== run 1 ==
==> flow/design.v (excerpt) <==
module ALU(
input clk,
input [15:0]a,b,
input [3*8:0] op,
output  reg [31:0]out
    );
Size in the first run: roughly 2600 cells after synthesis, ~32 flip-flops, ~90 I/O pins.
make LEC_CHECK=0 CAP_MARGIN=20 CORE_ASPECT_RATIO=0.52 CORE_MARGIN=3 CORE_UTILIZATION=40 CTS_CLUSTER_DIAMETER=345 GPL_TIMING_DRIVEN=0 HOLD_SLACK_MARGIN=0.01 MAX_ROUTING_LAYER=met5 MIN_ROUTING_LAYER=met2 PLACE_DENSITY_LB_ADDON=0.3 SLEW_MARGIN=20 TNS_END_PERCENT=15 finish   # period 26.6 ns
run.sh (not shown) runs the stock make flow with config.mk's settings and CLKGATE_MAP_FILE=.
Seen in the log of run 1: GRT-0116 during global routing, after which the run never completed.
## Diff of input files: run 4 against run 1
- MIN_ROUTING_LAYER: met2 -> met1
- MAX_ROUTING_LAYER: met5 -> met4
- CORE_ASPECT_RATIO: 0.52 -> unset
- CORE_MARGIN: 3 -> 2
- CTS_CLUSTER_DIAMETER: 345 -> 141
Findings:
Run 4: full flow OK, the timing, DRC and antenna checks passed
From run 1 to run 4, proportion of synthesized flip-flops having asynchronous set or reset did not move at all.
[run 4] core area rose 2.2% relative to run 1
Against run 1, total half-perimeter wirelength after legalization and detailed placement in run 4 fell by more than 10%.
Taking run 1 as the reference point, the chip height of run 4 rises by about 36%.
Adder and majority gate portion of the synthesized area delta (run 1 -> run 4): insignificant
Compare run 1 and run 4 | placer congestion estimate higher: run 1
Run 1 → run 4: die size has decreased, initial core utilization now sits lower, placed cell area ~0 delta.
Taking run 1 as the reference, in run 4 post-synthesis compound-gate area fraction was more or less identical, number of instances in the synthesized netlist was more or less identical.


## east
ALU again, from the RTL that the note above started with.
Settings: LEC_CHECK=0, CAP_MARGIN=20, CORE_MARGIN=2, CORE_UTILIZATION=66, SETUP_SLACK_MARGIN=-0.2, SLEW_MARGIN=20, TNS_END_PERCENT=5; clock period 23.9 ns.
east never completed; the flow aborted with a tool error in 5_1_grt.
The inputs of north differ from those of east as listed below.
Settings: CORE_UTILIZATION: 66 -> 65; SETUP_SLACK_MARGIN: -0.2 -> unset; ABC_AREA: unset -> 1; TNS_END_PERCENT: 5 -> unset; the clock period (ns, I/O delays scaled along): 23.9 -> 18.8.
Results
- Setup slack after placement in north vs east: down 1100 ps
- Looking only at post-synthesis xor/xnor area fraction, and setting everything else aside, the higher value of east and north goes to east.
- Flow for east halted at 5_1_grt, error code GRT-0116.
- Run status, north: aborted in 4_1_cts, error DPL-0038
- north ends up with a area after synthesis that is 150 um^2 higher than in east.


Setup of job 5170:
The RTL this note starts from:
==> flow/design.v <==
`timescale 1ns / 1ps
module logical(
input [15:0] a,b,
input [3*8:0] sel,
output reg [15:0] x
    );
 always@(*)
begin
    case(sel)
    "~": 
            x=~a;
    "|": 
            x=a|b;
    "&": 
            x=a&b;
    "~&": 
            x=~(a&b);
    "~|": 
            x=~(a|b);
    "^": 
            x=a^b;
    "~^": 
            x=~(a^b);
    "<<": 
            x=a<<1;
    ">>": 
            x=a>>1;
    "asl": 
            x={a[14:0],1'b0};
    "asr": 
            x={a[15],a[15:1]};
    "rol": 
            x={a[14:0],a[15]};
    "ror": 
            x={a[0],a[15:1]};  
    "cmp": 
            if(a>b)
                x=1;
             else if(a<b)
                x=16'hffff;
             else
                x=0;  
     default:
            x=0;
     endcase
end
endmodule
`timescale 1ns / 1ps
module arithmetic(
input [15:0] A,
input [15:0] B,
input [8:0] sel,
output reg [15:0] Sum,
output reg Cout
    );
wire [15:0] B_comp;
twos_comp TC(B,B_comp);
reg [15:0] b;
wire [15:0] S1;
wire c1;
adder A1( A, b, S1, c1);
always @(*)
case(sel)
"+" : begin
        b = B;
        Sum = S1;
        Cout = c1;
      end
"-" : begin
        b = B_comp;
        Sum = S1;
        Cout = 0;
      end       
default : begin
        b = B;
        Sum = 0;
        Cout = 0;
        end       
endcase 
endmodule
module adder(
input [15:0] A,
input [15:0] B,
output [15:0] Sum,
output Cout
    );
wire [2:0] cout_cla;
wire Cin;
assign Cin = 0;
carry_look_ahead CLA1(A[3:0],B[3:0], Cin, cout_cla[0]);
carry_look_ahead CLA2(A[7:4],B[7:4], cout_cla[0], cout_cla[1]);
carry_look_ahead CLA3(A[11:8],B[11:8], cout_cla[1], cout_cla[2] );  
carry_look_ahead CLA4(A[15:12],B[15:12], cout_cla[2], Cout );
ripple_carry_adder RCA1(A[3:0], B[3:0], Cin, Sum[3:0]);
ripple_carry_adder RCA2(A[7:4], B[7:4],cout_cla[0], Sum[7:4]);
ripple_carry_adder RCA3(A[11:8], B[11:8], cout_cla[1], Sum[11:8]);
ripple_carry_adder RCA4(A[15:12], B[15:12], cout_cla[2], Sum[15:12]);  
endmodule
module full_adder(
input a, b, cin,
output sum, cout
);
    assign sum = a ^ b ^ cin;
    assign cout = (a & b) | (b & cin) | (cin & a);
endmodule
module ripple_carry_adder(
    input [3:0] a, b,
    input cin,
    output [3:0] sum
);
    wire [3:0] c;
    full_adder FA1(a[0], b[0], cin, sum[0], c[0]);
    full_adder FA2(a[1], b[1], c[0], sum[1], c[1]);
    full_adder FA3(a[2], b[2], c[1], sum[2], c[2]);
    full_adder FA4(a[3], b[3], c[2], sum[3], c[3]);
endmodule
module carry_look_ahead(
input [3:0]a,b,
input Cin,
output Cout1);
wire [3:0]p,g;
assign p = a^b;
assign g = a&b;
assign Cout1 =  g[3] | (p[3] & g[2]) | (p[3] & p[2] & g[1]) | (p[3] & p[2] & p[1] & g[0]) | (p[3] & p[2] & p[1] & p[0] & Cin);
endmodule
module twos_comp(
input [15:0]B,
output [15:0]B_comp
);
assign B_comp = ~B + 1'b1;
endmodule
`timescale 1ns / 1ps
module multiplier( input clk, input[15:0]A1, B1, output reg [31:0] C);
integer i;
reg [31:0]A2;
reg [15:0]B2;
always@(posedge clk )
begin
		C=0;
		A2[15:0]=A1;
		A2[31:16]=0;
		B2=B1;
        for (i=0;i<16;i=i+1)
        begin
			if(B1[i]==1'b0)
			begin
				C=C+0;
			end
			else
			begin
				C=C+(A1<<i);
			end
		end
end
endmodule
`timescale 1ns / 1ps
module ALU(
input clk,
input [15:0]a,b,
input [3*8:0] op,
output  reg [31:0]out
    );
wire [15:0]z1,z2;
wire [31:0]z3;
reg [15:0] a1, a2, a3, b1, b2, b3;
reg [1:0] sel;
wire Cout;
always @(*)
if(  op == "" || op == "~" || op == "|" || op == "&" || op == "~&" || op == "~|" ||
     op == "^" || op == "~^" || op == ">>" || op == "<<" || op == "asr" || 
     op == "asl" || op == "ror" || op == "rol" || op == "cmp" )
 sel = 2'b00;
else if(op == "+" || op == "-")
    sel = 2'b01;
else if( op == "*" )
    sel = 2'b10;
else
    sel = 2'b00;
logical L(a1, b1, op, z1);
arithmetic AA1( a2,b2,op,z2,Cout);
multiplier M( clk,a3, b3, z3);
always @(*)
case(sel)
2'b00 : begin
        a1 = a;
        a2 = 0;
        a3 = 0;
        b1 = b;
        b2 = 0;
        b3 = 0;
        out[15:0] = z1;
        out[31:16] = 0;
        end
2'b01  : begin
        a1 = 0;
        a2 = a;
        a3 = 0;
        b1 = 0;
        b2 = b;
        b3 = 0;
        out[15:0] = z2;
        out[16] = Cout;
        out[31:17] = 0;
        end     
default :  begin
        a1 = 0;
        a2 = 0;
        a3 = a;
        b1 = 0;
        b2 = 0;
        b3 = b;
       out = z3;
        end            
endcase
endmodule
clock: 35.4 ns
lec_check: 0
cap_margin: 20
core_margin: 2
core_utilization: 67
cts_cluster_size: 98
slew_margin: 20
Job 5170 finished every stage and its layout cleared the timing, DRC and antenna checks.
diff inputs: job 5170 => job 1744
-- flow/config.mk --
<<< job 5170, line 9
export CORE_MARGIN = 2
export CORE_UTILIZATION = 67
export CTS_CLUSTER_SIZE = 98
export SLEW_MARGIN = 20
>>> job 1744, line 9
export CORE_MARGIN = 2
export CORE_UTILIZATION = 27
export SLEW_MARGIN = 20
==> flow/constraint.sdc <==
create_clock -name core_clock -period 32.6 [get_ports {clk}]
set_input_delay 6.5200 -clock core_clock [delete_from_list [all_inputs] [get_ports {clk}]]
set_output_delay 6.5200 -clock core_clock [all_outputs]
set_load 0.01 [all_outputs]
--- outcome ---
- Setup slack in job 1744 is smaller than in job 5170.
- Diff job 5170 and job 1744: number of placed instances, taps included lower in job 5170
- Via count: job 1744 lower than job 5170
- When job 1744 is measured against job 5170, its worst hold slack turns out 630 ps lower.
- Re setup slack after placement: job 5170 was higher than job 1744.
- Period utilization: job 1744 higher than job 5170
- Measured against job 5170, the length of routed met3 wiring of job 1744 comes out at 0.48 times the reference value.
- Across both runs, global-route met2 utilization was lower for job 1744 than for job 5170.
[inputs] job 8131 vs job 1744
-- flow/config.mk --
<<< job 1744, line 9
export CORE_MARGIN = 2
export CORE_UTILIZATION = 27
export SLEW_MARGIN = 20
>>> job 8131, line 9
export CORE_MARGIN = 2
export CORE_UTILIZATION = 40
export SLEW_MARGIN = 20
==> flow/constraint.sdc <==
create_clock -name core_clock -period 28.0 [get_ports {clk}]
set_input_delay 5.6000 -clock core_clock [delete_from_list [all_inputs] [get_ports {clk}]]
set_output_delay 5.6000 -clock core_clock [all_outputs]
set_load 0.01 [all_outputs]
## What came out
Routed wire length delta for job 8131 relative to job 1744: 3600 um higher
Compared with job 1744, in job 8131 total power went up 0.000021 W, relative area of non-clock buffer cells in the final design went up 1.2 points, setup slack has decreased.
Job 1744 → job 8131: final non-filler cell area went up by about 1.7%; combinational group share of total power rose by 0.2 points; utilization has increased.
Looking at start point of the critical path, the op[8] result is from job 8131; the op[4] one comes from job 1744.
Highest layer used for signal routing = met4: job 8131; highest layer used for signal routing = met5: job 1744
No activity file was given, so power comes from the tool's default toggle rates.
